== run 1 ==
## maxfinder
module maxfinder(clk, rst, start, x1, x2, x3, x4, eps, done, result);
input clk, start, rst;
input [4:0] x1, x2, x3, x4, eps;
output done;
output [4:0] result;
wire wen, wenep, sel, zer;
DataPath datapath(clk, rst, x1, x2, x3, x4, eps, wen, wenep, sel, zer, result);
controller con(clk, rst, start, zer, wen, wenep, sel, done);
endmodule
==> flow/config.mk <==
export PLATFORM = sky130hd
export DESIGN_NAME = maxfinder
export DESIGN_NICKNAME = maxfinder
export VERILOG_FILES = /design/flow/design.v
export SDC_FILE = /design/flow/constraint.sdc
export NUM_CORES = 4
export LEC_CHECK = 0
export ABC_AREA = 1
export CAP_MARGIN = 20
export CORE_ASPECT_RATIO = 1.37
export CORE_MARGIN = 2
export CORE_UTILIZATION = 72
export CTS_CLUSTER_DIAMETER = 221
export CTS_CLUSTER_SIZE = 92
export SETUP_SLACK_MARGIN = 0.72
export SLEW_MARGIN = 20
==> flow/constraint.sdc <==
create_clock -name core_clock -period 3.73 [get_ports {clk}]
set_input_delay 0.7460 -clock core_clock [delete_from_list [all_inputs] [get_ports {clk}]]
set_output_delay 0.7460 -clock core_clock [all_outputs]
set_load 0.01 [all_outputs]
run.sh (not shown) runs the stock make flow with config.mk's settings and CLKGATE_MAP_FILE=.
Run 1 never completed; the flow aborted with a tool error in 5_1_grt.
The following lists how run 2 was set up differently from run 1:
Settings: clearing CORE_ASPECT_RATIO, which used to be 1.37; clearing ABC_AREA, which used to be 1; clearing CTS_CLUSTER_SIZE, which used to be 92; clearing SETUP_SLACK_MARGIN, which used to be 0.72; clearing CTS_CLUSTER_DIAMETER, which used to be 221; swapping 72 for 65 in CORE_UTILIZATION; swapping 3.73 for 5.02 in the clock period (ns, I/O delays scaled along).
Results
Run 2 vs run 1 — synthesized cell count dropped by more than 10%. Between run 1 and run 2, number of core rows decreased. Comparing width of the die for run 2 and run 1, the bigger number came from run 2. Compared with run 1, run 2 shows count of instantiated cells in the yosys netlist that has gone down by more than 10%. Comparing run 1 against run 2, there is no change at all in I/O pin total. Compound-cell area share of the yosys netlist delta for run 2 relative to run 1: 2.2 points higher. The cell area after synthesis in run 2 was lower than what run 1 gave. The higher post-CTS repair timing setup buffer count came out of run 1. The flow ran to completion for all of run 1 and run 2 but run 1, which stopped partway. To summarise run 2: no stage aborted, but the layout did not pass its checks, failing on negative setup slack. Run 1 never completed, since it errored out during 5_1_grt.
### run 2 -> run 3
Settings: CORE_UTILIZATION: 65 -> 66; SETUP_SLACK_MARGIN: unset -> 1.77; the clock period (ns, I/O delays scaled along): 5.02 -> 6.49.
Notes after the runs:
Run 3 completed every stage of the flow, and the final layout passed the timing, design-rule and antenna checks. Run 3 against run 2: required time at the endpoint of the critical path rose by 1.49 ns, netlist area before placement held, switching power summed over all nets now sits lower. In run 3 the estimated wirelength of the detail-placed design turned out about 8% lower than in run 2. As of run 3, number of global-route vias before repair had fallen by a few percent compared to run 2. Of run 3 and run 2, the higher global routing met3 resource utilization belongs to run 2. Run 2 → run 3: shortest period the worst path allows saw an increase; post-route cell area fell by 5.5%. Routed length on met2 in run 3 is 6.3% lower than in run 2. Diff run 3..run 2 | worst stage delay on the critical path | negligible.

job 8124:
maxfinder again, from the RTL that the note above started with.
==> flow/config.mk <==
export PLATFORM = sky130hd
export DESIGN_NAME = maxfinder
export DESIGN_NICKNAME = maxfinder
export VERILOG_FILES = /design/flow/design.v
export SDC_FILE = /design/flow/constraint.sdc
export NUM_CORES = 4
export LEC_CHECK = 0
export CAP_MARGIN = 30
export CELL_PAD_IN_SITES_GLOBAL_PLACEMENT = 1
export CORE_ASPECT_RATIO = 1.75
export CORE_MARGIN = 2
export CORE_UTILIZATION = 58
export GPL_ROUTABILITY_DRIVEN = 1
export MAX_ROUTING_LAYER = met5
export MIN_ROUTING_LAYER = met1
export PLACE_DENSITY_LB_ADDON = 0.19
export SLEW_MARGIN = 20
export TNS_END_PERCENT = 10
==> flow/constraint.sdc <==
create_clock -name core_clock -period 5.33 [get_ports {clk}]
set_input_delay 1.0660 -clock core_clock [delete_from_list [all_inputs] [get_ports {clk}]]
set_output_delay 1.0660 -clock core_clock [all_outputs]
set_load 0.01 [all_outputs]
To summarise job 8124: no stage aborted, but the layout did not pass its checks, failing on setup timing.
### job 8124 -> job 8593
==> flow/config.mk <==
export PLATFORM = sky130hd
export DESIGN_NAME = maxfinder
export DESIGN_NICKNAME = maxfinder
export VERILOG_FILES = /design/flow/design.v
export SDC_FILE = /design/flow/constraint.sdc
export NUM_CORES = 4
export LEC_CHECK = 0
export CAP_MARGIN = 20
export CORE_MARGIN = 2
export CORE_UTILIZATION = 72
export SLEW_MARGIN = 20
==> flow/constraint.sdc <==
create_clock -name core_clock -period 4.99 [get_ports {clk}]
set_input_delay 0.9980 -clock core_clock [delete_from_list [all_inputs] [get_ports {clk}]]
set_output_delay 0.9980 -clock core_clock [all_outputs]
set_load 0.01 [all_outputs]
Findings:
Although job 8593 finished all stages, its layout failed final checks on setup timing. Lower ratio of final minimum period to clock period among job 8124 and job 8593: job 8124. Cmp job 8593 vs job 8124: met3 demand-to-capacity share in global routing higher in job 8593. On first-pass GRT wire length: between job 8124 and job 8593, it ends up lower for job 8124. [compare] base=job 8124 new=job 8593: part of the total power dissipated in combinational logic went up by 2.9 points, routed wire length went up by about 40%. In job 8593, the share of the final layout cell area in multi-input gates came out 0.30 points above the value in job 8124. From job 8124 to job 8593 the numbers moved as follows: sequential share of layout area lost 0.84 points, post-route cell area has increased, maximum number of pins on one net before global-route repair grew by 1, final total power now larger. Worst-case setup margin in the final layout: job 8593 lower than job 8124.
Edits applied to the flow inputs when going from job 8593 to job 8731:
--- a/flow/config.mk
+++ b/flow/config.mk
@@ -10 +10 @@
-export CORE_UTILIZATION = 72
+export CORE_UTILIZATION = 46
==> flow/constraint.sdc <==
create_clock -name core_clock -period 6.57 [get_ports {clk}]
set_input_delay 1.3140 -clock core_clock [delete_from_list [all_inputs] [get_ports {clk}]]
set_output_delay 1.3140 -clock core_clock [all_outputs]
set_load 0.01 [all_outputs]
[summary]
In job 8731, the power density over the cells came out 29% below the value in job 8593. Of job 8593 and job 8731, just one finished clean: job 8731. In job 8731 the share of cell area taken by multi-input logic gates turned out 2.2 points higher than in job 8593. Compared with job 8593, in job 8731 placer congestion estimate went down by 8.4%; fraction of cell area in non-clock buffers went down by 6.6 points; global routing met1 resource utilization went down by 19 points. Looking at largest net degree at the start of global routing, job 8731 sits 5 below job 8593. Diff job 8593 -> job 8731: final instance area decreased by 1900 um^2 relative to the old numbers; worst setup slack after layout increased by 1.24 ns relative to the old numbers. Total via count after detailed routing: job 8593 and job 8731 compared, higher one is job 8593. Job 8593 has a higher cell depth of the worst flop-to-flop path than job 8731. Sum of met3 wire segment lengths after detailed routing, job 8593 and job 8731: smaller value in job 8731.
Input changes introduced in job 1523 (baseline for comparison: job 8731):
--- a/flow/config.mk
+++ b/flow/config.mk
@@ -10 +10,3 @@
-export CORE_UTILIZATION = 46
+export CORE_UTILIZATION = 63
+export CTS_CLUSTER_DIAMETER = 400
+export CTS_CLUSTER_SIZE = 98
==> flow/constraint.sdc <==
create_clock -name core_clock -period 9.0 [get_ports {clk}]
set_input_delay 1.8000 -clock core_clock [delete_from_list [all_inputs] [get_ports {clk}]]
set_output_delay 1.8000 -clock core_clock [all_outputs]
set_load 0.01 [all_outputs]
==> results <==
Job 1523: PASS, flow complete, no timing, DRC or antenna violations. Comparing job 8731 and job 1523, worst hold slack is higher on job 8731. Taking job 8731 as the reference point, the via density per instance of job 1523 rises by about 7%. Going from job 8731 to job 1523, peak per-stage delay on the critical path shrinks by 0.09 ns. Clock skew: job 1523 vs job 8731, no meaningful difference. Delta (job 1523 minus job 8731): non-clock buffer count fell 13, maximum frequency fell 3.3%. Job 1523 vs job 8731: final area down slightly. Job 1523 ends up with higher share of the final layout cell area in sequential cells than job 8731 does.
Power is estimated from default activity; no workload was simulated.
